==> flow/design.v <==
module hbridgecontroller(
input PCLK, 				 
input PRESERN, 				 
input PSEL, 				 
input PENABLE, 				 
output wire PREADY, 		 
output wire PSLVERR,		 
input PWRITE,				 
input [31:0] PADDR,			 
input wire [31:0] PWDATA,	 
output reg [31:0] PRDATA,	 
output reg motor1_pwm,
output reg motor2_pwm,
output reg [1:0] motor1_ctrl,
output reg [1:0] motor2_ctrl
); 
assign PSLVERR = 0;
assign PREADY = 1;
wire write_enable = (PENABLE && PWRITE && PSEL);
wire read_enable = (!PWRITE && PSEL); 
wire M1CTRL_WRITE = write_enable && (PADDR[15:0] == 16'h0000);
wire M1CTRL_READ = read_enable && (PADDR[15:0] == 16'h0000);
wire M2CTRL_WRITE = write_enable && (PADDR[15:0] == 16'h0004);
wire M2CTRL_READ = read_enable && (PADDR[15:0] == 16'h0004);
wire M1SPEED_WRITE = write_enable && (PADDR[15:0] == 16'h0008);
wire M1SPEED_READ = read_enable && (PADDR[15:0] == 16'h0008);
wire M2SPEED_WRITE = write_enable && (PADDR[15:0] == 16'h000c);
wire M2SPEED_READ = read_enable && (PADDR[15:0] == 16'h000c);
reg [31:0] counter;
parameter PWM_PERIOD = 200000;   
reg [31:0] M1_duty, M2_duty;
reg [31:0] M1_duty_v, M2_duty_v;
always @(posedge PCLK)
begin
    if (!PRESERN) counter = 0;
    else if (counter >= PWM_PERIOD) counter = 0;
    else counter = counter + 1;
    if (counter < M1_duty && M1_duty > (PWM_PERIOD >> 4)) motor1_pwm <= 1;
    else motor1_pwm <= 0;
    if (counter < M2_duty && M2_duty > (PWM_PERIOD >> 4)) motor2_pwm <= 1;
    else motor2_pwm <= 0;
end
always @(posedge PCLK)
begin
    M1_duty_v = M1_duty;
    M2_duty_v = M2_duty;
	if(!PRESERN)
	begin
        M1_duty_v = 0;
        M2_duty_v = 0;
        motor1_ctrl = 2'b10;
        motor2_ctrl = 2'b10;
    end
    if (M1CTRL_WRITE)
    begin
        if (PWDATA != 0) motor1_ctrl = 2'b01;
        else motor1_ctrl = 2'b10;
    end
    else if (M1CTRL_READ)
    begin
        if (motor1_ctrl == 2'b10) PRDATA = 1;
        else PRDATA = 0;
    end
    if (M2CTRL_WRITE)
    begin
        if (PWDATA != 0) motor2_ctrl = 2'b01;
        else motor2_ctrl = 2'b10;
    end
    else if (M2CTRL_READ)
    begin
        if (motor2_ctrl == 2'b10) PRDATA = 1;
        else PRDATA = 0;
    end
    else if (M1SPEED_WRITE) 
    begin
        M1_duty_v = (PWM_PERIOD * PWDATA[15:0]) >> 8;
        if (M1_duty_v > PWM_PERIOD) M1_duty_v = PWM_PERIOD;
    end
    else if (M1SPEED_READ) PRDATA = ( M1_duty_v / PWM_PERIOD );
    else if (M2SPEED_WRITE) 
    begin
        M2_duty_v = (PWM_PERIOD * PWDATA[15:0]) >> 8;
        if (M2_duty_v > PWM_PERIOD) M2_duty_v = PWM_PERIOD;
    end
    else if (M2SPEED_READ) PRDATA = ( M2_duty_v / PWM_PERIOD );
    M1_duty <= M1_duty_v;
    M2_duty <= M2_duty_v;
end
endmodule
Settings: LEC_CHECK=0, ABC_AREA=1, CAP_MARGIN=20, CORE_MARGIN=2, CORE_UTILIZATION=72, CTS_CLUSTER_DIAMETER=374, CTS_CLUSTER_SIZE=99, PLACE_DENSITY=0.37, SLEW_MARGIN=20, TNS_END_PERCENT=5; clock period 5.42 ns.
run.sh (not shown) runs the stock make flow with config.mk's settings and CLKGATE_MAP_FILE=.
The starting point stopped in clock tree synthesis.
Then changed:
==> flow/config.mk (replaced) <==
export PLATFORM = sky130hd
export DESIGN_NAME = hbridgecontroller
export DESIGN_NICKNAME = hbridgecontroller
export VERILOG_FILES = /design/flow/design.v
export SDC_FILE = /design/flow/constraint.sdc
export NUM_CORES = 4
export LEC_CHECK = 0
export CAP_MARGIN = 20
export CORE_MARGIN = 2
export CORE_UTILIZATION = 40
export SLEW_MARGIN = 20
==> flow/constraint.sdc (replaced) <==
create_clock -name core_clock -period 30.0 [get_ports {PCLK}]
set_input_delay 6.0000 -clock core_clock [delete_from_list [all_inputs] [get_ports {PCLK}]]
set_output_delay 6.0000 -clock core_clock [all_outputs]
set_load 0.01 [all_outputs]
The new run finished with timing, DRC and antenna clean. Die size grows by 77%. Synthesized cell count shrinks by 8.1%. Synthesized area shrinks by 0.59%.
Then changed:
--- a/flow/config.mk
+++ b/flow/config.mk
@@ -8,4 +8,5 @@
 export CAP_MARGIN = 20
 export CORE_MARGIN = 2
-export CORE_UTILIZATION = 40
+export CORE_UTILIZATION = 17
+export CTS_CLUSTER_SIZE = 69
 export SLEW_MARGIN = 20
After rerunning: The new run went through all stages and came out clean; via count goes down by 1.6%; non-clock buffer count goes down by 2; cell area rose by 4.9%; setup slack degrades by 0.65 ns; fmax drops by 2.6%; critical path depth shrinks by 1; utilization drops by 25 points; die area went up by 130%; synthesized area does not change.
Then changed:
--- a/flow/config.mk
+++ b/flow/config.mk
@@ -6,7 +6,10 @@
 export NUM_CORES = 4
 export LEC_CHECK = 0
+export ABC_AREA = 1
 export CAP_MARGIN = 20
 export CORE_MARGIN = 2
-export CORE_UTILIZATION = 17
+export CORE_UTILIZATION = 52
 export CTS_CLUSTER_SIZE = 69
-export SLEW_MARGIN = 20
+export HOLD_SLACK_MARGIN = 0.29
+export PLACE_DENSITY = 0.48
+export SLEW_MARGIN = 35
Effect: The changed run went through all stages and came out clean. Wire length came out lower by 22%. Final cell count is lower by 19%. Synthesized area went up by 0.59%. Count of clock-buffer cells in the layout is unchanged. Worst setup slack improves by 4.0 ns. Sequential share of layout area is higher by 0.81 points. Synthesized cell count is higher by 8.8%. Final area is lower by 5.8%. Hold slack is better by 0.0044 ns.
